== oak ==
Design mac_demo, start of the top module:
module mac_demo(input    clk, 
           input    reset, 
           input    ena,
   	   input    signed [16-1 : 0] k,
           input    signed [16-1 : 0] x,   
           output   signed [2 * 16 - 1 : 0] acc_out
          ) ;
           wire     signed [2 * 16 - 1 : 0] p ;
           wire     signed [2 * 16 - 1 : 0] acc_in ;
   multiplier  #(.width(16)) mult_0(.multiplicand(k),
                                          .multiplier(x),
                       			  .product(p)
                			  ) ;
   adder     #(.width(2*16)) add_0(.a(p),
                			 .b(acc_out),
                			 .sum(acc_in)
               				) ;
   accumulator  #(.width(2*16))  acc_0(.clk(clk),
                   			     .reset(reset),
                   			     .ena(ena),
                   			     .acc_in(acc_in),
                   			     .acc_out(acc_out)
                   			) ;
endmodule
For scale: about 1,300 cells after synthesis, ~32 flip-flops, about 67 I/O pins, roughly 12,000 µm² of cells after synthesis.
Settings: LEC_CHECK=0, CAP_MARGIN=20, CORE_ASPECT_RATIO=0.98, CORE_MARGIN=2, CORE_UTILIZATION=72, CTS_CLUSTER_DIAMETER=137, CTS_CLUSTER_SIZE=67, GPL_ROUTABILITY_DRIVEN=1, GPL_TIMING_DRIVEN=1, MAX_ROUTING_LAYER=met4, PLACE_DENSITY_LB_ADDON=0.01, SETUP_SLACK_MARGIN=-0.19, SLEW_MARGIN=35, TNS_END_PERCENT=60; clock period 6.3 ns.
run.sh (not shown) runs the stock make flow with config.mk's settings and CLKGATE_MAP_FILE=.
Ran to the end and failed final checks on setup timing: oak.
What pine does differently from oak at the input level:
- swapping 0.98 for 1.01 in CORE_ASPECT_RATIO
- swapping 1 for 0 in GPL_ROUTABILITY_DRIVEN
- clearing CTS_CLUSTER_DIAMETER, which used to be 137
- swapping 67 for 80 in CTS_CLUSTER_SIZE
- swapping 60 for 50 in TNS_END_PERCENT
- swapping 0.01 for 0.22 in PLACE_DENSITY_LB_ADDON
- swapping 6.3 for 6.73 in the clock period (ns, I/O delays scaled along)
[summary]
pine ran in full, but the layout does not pass; the checks complain about setup timing.
The standard cells in pine occupy less silicon area than those in oak do.
Looking at global-route usage, pine sits 0.77 points lower than oak does.
Changes observed in pine relative to oak: sequential fraction of total cell area increased 0.20 points, routing usage on met1 has decreased, wire length has decreased, max capacitance violation total barely changed.
Slack of the critical path (lower): oak


## job 105
mac_demo again, from the RTL that the note above started with.
clock: 6.16 ns
lec_check: 0
cap_margin: 20
core_aspect_ratio: 0.54
core_margin: 2
core_utilization: 39
cts_cluster_diameter: 265
cts_cluster_size: 87
gpl_routability_driven: 0
gpl_timing_driven: 0
max_routing_layer: met4
place_density_lb_addon: 0.22
setup_slack_margin: -0.19
slew_margin: 35
tns_end_percent: 40
Layout checks on job 105: not met. Flow itself completed; violations: setup timing.
Changes in job 103 relative to job 105:
Settings: clearing GPL_TIMING_DRIVEN, which used to be 0; clearing CTS_CLUSTER_SIZE, which used to be 87; clearing TNS_END_PERCENT, which used to be 40; clearing PLACE_DENSITY_LB_ADDON, which used to be 0.22; clearing CTS_CLUSTER_DIAMETER, which used to be 265; swapping 39 for 43 in CORE_UTILIZATION; clearing CORE_ASPECT_RATIO, which used to be 0.54; clearing MAX_ROUTING_LAYER, which used to be met4; swapping 35 for 20 in SLEW_MARGIN; clearing GPL_ROUTABILITY_DRIVEN, which used to be 0; clearing SETUP_SLACK_MARGIN, which used to be -0.19; swapping 6.16 for 4.18 in the clock period (ns, I/O delays scaled along).
Findings:
- Of the runs job 105 and job 103, none of them finished clean.
- Critical path depth on job 103 is up relative to job 105.
- The higher worst hold slack came out of job 103.
- Relative to job 105, the area of the placeable core of job 103 is lower by 9.2%.
- Compared with job 105, in job 103 first-pass iteration count of the detailed router went down 1; via count went up about 7%; total number of placement rows went up 14; area of the multi-input gates went up 560 um2.
- Wire length: job 103 < job 105


mac_demo again, from the RTL that the note above started with.
==> flow/design.v (excerpt) <==
module mac_demo(input    clk, 
           input    reset, 
           input    ena,
   	   input    signed [16-1 : 0] k,
           input    signed [16-1 : 0] x,   
           output   signed [2 * 16 - 1 : 0] acc_out
          ) ;
           wire     signed [2 * 16 - 1 : 0] p ;
           wire     signed [2 * 16 - 1 : 0] acc_in ;
   multiplier  #(.width(16)) mult_0(.multiplicand(k),
                                          .multiplier(x),
                       			  .product(p)
                			  ) ;
   adder     #(.width(2*16)) add_0(.a(p),
                			 .b(acc_out),
                			 .sum(acc_in)
               				) ;
   accumulator  #(.width(2*16))  acc_0(.clk(clk),
                   			     .reset(reset),
                   			     .ena(ena),
                   			     .acc_in(acc_in),
                   			     .acc_out(acc_out)
                   			) ;
endmodule
==> flow/config.mk <==
export PLATFORM = sky130hd
export DESIGN_NAME = mac_demo
export DESIGN_NICKNAME = mac_demo
export VERILOG_FILES = /design/flow/design.v
export SDC_FILE = /design/flow/constraint.sdc
export NUM_CORES = 4
export LEC_CHECK = 0
export CAP_MARGIN = 20
export CORE_ASPECT_RATIO = 1.01
export CORE_MARGIN = 2
export CORE_UTILIZATION = 56
export GPL_ROUTABILITY_DRIVEN = 0
export GPL_TIMING_DRIVEN = 0
export MAX_ROUTING_LAYER = met4
export PLACE_DENSITY_LB_ADDON = 0.22
export SETUP_SLACK_MARGIN = -0.19
export SLEW_MARGIN = 35
export TNS_END_PERCENT = 40
==> flow/constraint.sdc <==
create_clock -name core_clock -period 6.16 [get_ports {clk}]
set_input_delay 1.2320 -clock core_clock [delete_from_list [all_inputs] [get_ports {clk}]]
set_output_delay 1.2320 -clock core_clock [all_outputs]
set_load 0.01 [all_outputs]
The first run completed, yet does not pass: negative setup slack.
Rerun with:
Settings changed: CORE_ASPECT_RATIO 1.01 to unset, CORE_UTILIZATION 56 to 40, GPL_ROUTABILITY_DRIVEN 0 to unset, GPL_TIMING_DRIVEN 0 to unset, MAX_ROUTING_LAYER met4 to unset, PLACE_DENSITY_LB_ADDON 0.22 to unset, SETUP_SLACK_MARGIN -0.19 to unset, SLEW_MARGIN 35 to 20, TNS_END_PERCENT 40 to unset.
Clock period 6.16 ns to 6.89 ns, I/O delays scaled along.
=> The new run completed without violations; wire length is lower by roughly a tenth; cell area rose slightly; clock-buffer cell count is unchanged; global-route usage goes down by 11 points; via count came out lower by a few percent; non-clock buffer count is higher by 68.


mac_demo again, from the RTL that the note above started with.
clock: 6.16 ns
lec_check: 0
cap_margin: 20
core_aspect_ratio: 1.56
core_margin: 2
core_utilization: 51
gpl_routability_driven: 0
gpl_timing_driven: 1
max_routing_layer: met4
place_density_lb_addon: 0.22
setup_slack_margin: -0.19
slew_margin: 35
The starting point reached the layout checks and failed them: negative setup slack.
Next try:
==> flow/config.mk (replaced) <==
export PLATFORM = sky130hd
export DESIGN_NAME = mac_demo
export DESIGN_NICKNAME = mac_demo
export VERILOG_FILES = /design/flow/design.v
export SDC_FILE = /design/flow/constraint.sdc
export NUM_CORES = 4
export LEC_CHECK = 0
export CAP_MARGIN = 0
export CORE_ASPECT_RATIO = 1.07
export CORE_MARGIN = 2
export CORE_UTILIZATION = 72
export CTS_CLUSTER_DIAMETER = 361
export GPL_ROUTABILITY_DRIVEN = 0
export GPL_TIMING_DRIVEN = 1
export MAX_ROUTING_LAYER = met4
export SLEW_MARGIN = 35
Result:
- The new run reached the layout checks and failed them: negative setup slack
- synthesized cell count is unchanged
- setup slack gets worse by 0.28 ns
- sequential share of layout area stays flat
- die area falls by a quarter to a third
- design area barely changes
- synthesized area is unchanged
- via count went up by about a fifth
- clock skew barely changes
- wire length rose by a quarter to a third
Next try:
--- a/flow/config.mk
+++ b/flow/config.mk
@@ -10,3 +10,3 @@
 export CORE_MARGIN = 2
-export CORE_UTILIZATION = 72
+export CORE_UTILIZATION = 70
 export CTS_CLUSTER_DIAMETER = 361
@@ -15,2 +15,3 @@
 export MAX_ROUTING_LAYER = met4
+export SETUP_SLACK_MARGIN = -0.46
 export SLEW_MARGIN = 35
==> flow/constraint.sdc (replaced) <==
create_clock -name core_clock -period 4.78 [get_ports {clk}]
set_input_delay 0.9560 -clock core_clock [delete_from_list [all_inputs] [get_ports {clk}]]
set_output_delay 0.9560 -clock core_clock [all_outputs]
set_load 0.01 [all_outputs]
What happened: The new run ran to the end with violations: negative setup slack. Worst setup slack loses 1.4 ns. Critical path depth went up by 1. Worst hold slack loses 0.011 ns. Routed wire length went up by a few percent.
Next try:
==> flow/config.mk (replaced) <==
export PLATFORM = sky130hd
export DESIGN_NAME = mac_demo
export DESIGN_NICKNAME = mac_demo
export VERILOG_FILES = /design/flow/design.v
export SDC_FILE = /design/flow/constraint.sdc
export NUM_CORES = 4
export LEC_CHECK = 0
export CAP_MARGIN = 20
export CORE_MARGIN = 2
export CORE_UTILIZATION = 40
export SLEW_MARGIN = 20
==> flow/constraint.sdc (replaced) <==
create_clock -name core_clock -period 7.0 [get_ports {clk}]
set_input_delay 1.4000 -clock core_clock [delete_from_list [all_inputs] [get_ports {clk}]]
set_output_delay 1.4000 -clock core_clock [all_outputs]
set_load 0.01 [all_outputs]
Effect: The new run completed with no timing, DRC or antenna violations; wire length decreases by a quarter to a third; hold slack loses 0.0085 ns; final cell count increases by a few percent; worst setup slack gains 2.3 ns; cell area decreases by a few percent; via count decreases by about a fifth; first-iteration DRC count decreases by well over a third; area after synthesis stays the same; die area increases by well over a third.


run 1:
The RTL this note starts from:
==> flow/design.v <==
module multiplier  #(parameter width = 16)
   ( input    signed  [width-1 : 0] multiplicand,
     input    signed  [width-1 : 0] multiplier,   
     output   signed  [2 * width - 1 : 0] product
   ) ;
   assign  product = multiplicand * multiplier ;
endmodule
module  adder  #(parameter width = 32)  
		( input   signed [width-1 : 0] a ,
		  input   signed [width-1 : 0] b , 
		  output  signed [width-1 : 0] sum
		) ;
    assign   sum = a + b ;
endmodule
module accumulator #(parameter width = 32) 
	(input    clk,
     	 input    ena,
         input    reset,
         input	  signed [width - 1 : 0] acc_in,
   	 output   reg signed [width - 1 : 0] acc_out
	) ;
   always @(posedge clk) begin
      if (reset)  acc_out <= 0 ;
      else if (ena) acc_out <= acc_in ;
   end
endmodule
module mac_demo(input    clk, 
           input    reset, 
           input    ena,
   	   input    signed [16-1 : 0] k,
           input    signed [16-1 : 0] x,   
           output   signed [2 * 16 - 1 : 0] acc_out
          ) ;
           wire     signed [2 * 16 - 1 : 0] p ;
           wire     signed [2 * 16 - 1 : 0] acc_in ;
   multiplier  #(.width(16)) mult_0(.multiplicand(k),
                                          .multiplier(x),
                       			  .product(p)
                			  ) ;
   adder     #(.width(2*16)) add_0(.a(p),
                			 .b(acc_out),
                			 .sum(acc_in)
               				) ;
   accumulator  #(.width(2*16))  acc_0(.clk(clk),
                   			     .reset(reset),
                   			     .ena(ena),
                   			     .acc_in(acc_in),
                   			     .acc_out(acc_out)
                   			) ;
endmodule
Settings: LEC_CHECK=0, ABC_AREA=0, CAP_MARGIN=15, CELL_PAD_IN_SITES_DETAIL_PLACEMENT=1, CELL_PAD_IN_SITES_GLOBAL_PLACEMENT=1, CORE_ASPECT_RATIO=1.03, CORE_MARGIN=3, CORE_UTILIZATION=40, CTS_CLUSTER_SIZE=18, GPL_ROUTABILITY_DRIVEN=0, GPL_TIMING_DRIVEN=0, MIN_ROUTING_LAYER=met2, SETUP_SLACK_MARGIN=-0.43, SLEW_MARGIN=25; clock period 4.82 ns.
Run 1 finished every stage; the final checks, however, were not passed, the failures being negative setup slack.
Here is what was changed in the inputs of run 2 compared with run 1.
# run 1
export LEC_CHECK = 0
export ABC_AREA = 0
export CAP_MARGIN = 15
export CELL_PAD_IN_SITES_DETAIL_PLACEMENT = 1
export CELL_PAD_IN_SITES_GLOBAL_PLACEMENT = 1
export CORE_ASPECT_RATIO = 1.03
export CORE_MARGIN = 3
export CORE_UTILIZATION = 40
export CTS_CLUSTER_SIZE = 18
export GPL_ROUTABILITY_DRIVEN = 0
export GPL_TIMING_DRIVEN = 0
export MIN_ROUTING_LAYER = met2
export SETUP_SLACK_MARGIN = -0.43
export SLEW_MARGIN = 25
create_clock -name core_clock -period 4.82 [get_ports {clk}]
# run 2
export LEC_CHECK = 0
export CAP_MARGIN = 20
export CORE_MARGIN = 2
export CORE_UTILIZATION = 65
export CTS_CLUSTER_DIAMETER = 36
export SLEW_MARGIN = 20
create_clock -name core_clock -period 6.58 [get_ports {clk}]
==> comparison <==
Via count improves in run 2 relative to run 1. Run 2 ended with less via count of the first global-routing pass than run 1. Summary: with run 1 as the reference, total detailed-routing wirelength in run 2 moved down by more than a quarter. Min number of optimization iterations in the first detailed-route pass across run 1 and run 2: run 1. To summarise run 2: no stage aborted, but the layout did not pass its checks, failing on negative setup slack. From run 1 to run 2 the numbers moved as follows: worst-case setup slack after placement increased by 1.89 ns relative to the old numbers; fraction of the cycle the final worst path needs decreased by 32 points relative to the old numbers; utilization increased by 29 points relative to the old numbers.
The following lists how run 3 was set up differently from run 2:
# run 2
export LEC_CHECK = 0
export CAP_MARGIN = 20
export CORE_MARGIN = 2
export CORE_UTILIZATION = 65
export CTS_CLUSTER_DIAMETER = 36
export SLEW_MARGIN = 20
create_clock -name core_clock -period 6.58 [get_ports {clk}]
# run 3
export LEC_CHECK = 0
export CAP_MARGIN = 20
export CORE_MARGIN = 2
export CORE_UTILIZATION = 72
export CTS_CLUSTER_DIAMETER = 36
export CTS_CLUSTER_SIZE = 50
export HOLD_SLACK_MARGIN = -0.09
export PLACE_DENSITY = 0.35
export SLEW_MARGIN = 20
create_clock -name core_clock -period 6.58 [get_ports {clk}]
## What came out
The runs compared here, run 2 and run 3, all ended either early or with open violations.
Run 3 vs run 2, global-route usage over all layers went up by 7.6 points.
Comparing run 3 with run 2, the proportion of cell area occupied by registers came out essentially unchanged.
The standard cells in run 3 occupy more silicon area than those in run 2 do.
